## run 1
// top_module
module top_module (
    clk,
    rst,
    X,
    n,
    start,
    Y,
    valid,
    ready,
    overflow,
    error
);
input clk, rst, start;
input [7:0] X;
input [2:0] n;
output valid, ready, overflow, error;
output [31:0] Y;
wire flush,load,controller_inuse;
assign error = 1'b0;
datapath dp( .clk(clk),
             .rst(rst),
             .flush(flush),
             .load(load),
             .x(X),
             .n(n), 
             .controller_inuse(controller_inuse), 
             .result(Y), 
             .valid(valid), 
             .ready(ready), 
             .ov_flag(overflow)
            );
controller ctrl( .clk(clk), 
                 .rst(rst), 
                 .start(start), 
                 .ready(ready), 
                 .error(error), 
                 .ov_flag(overflow), 
                 .flush(flush), 
                 .load(load), 
                 .controller_inuse(controller_inuse)
                );
  ...
Settings: LEC_CHECK=0, CAP_MARGIN=20, CORE_ASPECT_RATIO=0.52, CORE_MARGIN=2, CORE_UTILIZATION=56, CTS_CLUSTER_DIAMETER=276, MIN_ROUTING_LAYER=met1, PLACE_DENSITY_LB_ADDON=0.05, SETUP_SLACK_MARGIN=0.02, SLEW_MARGIN=25, TNS_END_PERCENT=80; clock period 10.0 ns.
run.sh (not shown) runs the stock make flow with config.mk's settings and CLKGATE_MAP_FILE=.
What the final checks of run 1 revealed, after a flow that finished every stage, was a layout that fails on setup timing.
Setup changes, run 1 to run 2
# run 1
export LEC_CHECK = 0
export CAP_MARGIN = 20
export CORE_ASPECT_RATIO = 0.52
export CORE_MARGIN = 2
export CORE_UTILIZATION = 56
export CTS_CLUSTER_DIAMETER = 276
export MIN_ROUTING_LAYER = met1
export PLACE_DENSITY_LB_ADDON = 0.05
export SETUP_SLACK_MARGIN = 0.02
export SLEW_MARGIN = 25
export TNS_END_PERCENT = 80
create_clock -name core_clock -period 10.0 [get_ports {clk}]
# run 2
export LEC_CHECK = 0
export CAP_MARGIN = 20
export CORE_MARGIN = 2
export CORE_UTILIZATION = 40
export SLEW_MARGIN = 20
create_clock -name core_clock -period 14.5 [get_ports {clk}]
==> results <==
Status for run 1 and run 2: clean finish in run 2 only. Finished, but not clean: run 1, with setup timing. Run 1 → run 2: pre-CTS worst setup slack now larger, global-route usage over all layers now smaller, synthesized cell count comparable, routed wire length on met3 now smaller. Route | run 2 vs run 1 | wire shorter in run 2. From run 1 to run 2 the numbers moved as follows: worst setup slack picked up an extra 2.73 ns. In the final reports, the cell area of run 2 is smaller than that of run 1. Run 1 -> run 2: part of the Yosys area used for sequential elements delta 0, exact match.
Here is what was changed in the inputs of run 3 compared with run 2.
# run 2
export LEC_CHECK = 0
export CAP_MARGIN = 20
export CORE_MARGIN = 2
export CORE_UTILIZATION = 40
export SLEW_MARGIN = 20
create_clock -name core_clock -period 14.5 [get_ports {clk}]
# run 3
export LEC_CHECK = 0
export ABC_AREA = 1
export CAP_MARGIN = 20
export CORE_MARGIN = 2
export CORE_UTILIZATION = 72
export CTS_CLUSTER_SIZE = 72
export PLACE_DENSITY_LB_ADDON = 0.01
export SLEW_MARGIN = 20
create_clock -name core_clock -period 10.7 [get_ports {clk}]
[run 3] flow finished | final checks: failed | reasons: setup timing. Lower number of H-tree levels goes to run 3 over run 2. Cmp run 3 vs run 2: final cell area excluding filler cells higher in run 3. [run 3] proportion of cell area spent on the clock network fell 0.85 points relative to run 2. Run 3 vs run 2 on critical path depth: run 3 is the higher one. NOTE count of placed standard cells including taps run 2->run 3 increased by more than 10%. Comparing flip-flop and latch share of the layout cell area for run 2 and run 3, the bigger number came from run 2. Synthesized cell area in run 3 vs run 2: up 4.8%.
Setup changes, run 3 to run 4
# run 3
export LEC_CHECK = 0
export ABC_AREA = 1
export CAP_MARGIN = 20
export CORE_MARGIN = 2
export CORE_UTILIZATION = 72
export CTS_CLUSTER_SIZE = 72
export PLACE_DENSITY_LB_ADDON = 0.01
export SLEW_MARGIN = 20
create_clock -name core_clock -period 10.7 [get_ports {clk}]
# run 4
export LEC_CHECK = 0
export ABC_AREA = 1
export CAP_MARGIN = 20
export CORE_MARGIN = 2
export CORE_UTILIZATION = 72
export CTS_CLUSTER_SIZE = 72
export HOLD_SLACK_MARGIN = 0.29
export PLACE_DENSITY_LB_ADDON = 0.01
export SETUP_SLACK_MARGIN = -0.49
export SLEW_MARGIN = 20
create_clock -name core_clock -period 8.08 [get_ports {clk}]
==> results <==
Reported for run 3 and run 4, overall die width turned out identical to the last digit.
Relative to run 3, cell count after placement has gone up in run 4.
Run 4 vs. run 3: number of buffers added on ports closely matched the old numbers; number of placed I/O pins was more or less identical; placed standard-cell area +about 3.6%; number of CTS-inserted buffers increased 4.
Run 3 and run 4: no clean run
Re sum of net half-perimeters after detailed placement: run 4 is 780 um up on run 3.
Taking run 3 as the reference, in run 4 compound-cell area share of the yosys netlist saw little to no change; weighted congestion at the end of routability-driven global placement went up.
Modified inputs, run 5 compared to run 4
# run 4
export LEC_CHECK = 0
export ABC_AREA = 1
export CAP_MARGIN = 20
export CORE_MARGIN = 2
export CORE_UTILIZATION = 72
export CTS_CLUSTER_SIZE = 72
export HOLD_SLACK_MARGIN = 0.29
export PLACE_DENSITY_LB_ADDON = 0.01
export SETUP_SLACK_MARGIN = -0.49
export SLEW_MARGIN = 20
create_clock -name core_clock -period 8.08 [get_ports {clk}]
# run 5
export LEC_CHECK = 0
export CAP_MARGIN = 20
export CORE_MARGIN = 2
export CORE_UTILIZATION = 29
export SLEW_MARGIN = 20
create_clock -name core_clock -period 14.5 [get_ports {clk}]
Notes after the runs:
Run 5 completed; timing, DRC and antenna clean. Re horizontal die dimension: run 4 was lower than run 5. Run 5 vs. run 4: yosys cell count now sits lower; cell area after placement now sits lower.
Changes in run 6 relative to run 5:
# run 5
export LEC_CHECK = 0
export CAP_MARGIN = 20
export CORE_MARGIN = 2
export CORE_UTILIZATION = 29
export SLEW_MARGIN = 20
create_clock -name core_clock -period 14.5 [get_ports {clk}]
# run 6
export LEC_CHECK = 0
export CAP_MARGIN = 20
export CORE_MARGIN = 2
export CORE_UTILIZATION = 40
export PLACE_DENSITY_LB_ADDON = 0.21
export SETUP_SLACK_MARGIN = -1.24
export SLEW_MARGIN = 20
create_clock -name core_clock -period 15.0 [get_ports {clk}]
Notes after the runs:
Going from run 5 to run 6, core area shrinks by 41000 um^2.
Looking at routed wire length, run 6 sits above run 5.
Ran to the end and failed final checks on setup timing: run 6.
Between run 6 and run 5, the simple-gate share of the synthesized area does not differ in any meaningful way.
Diff run 5 and run 6: largest incremental delay on the critical path lower in run 5
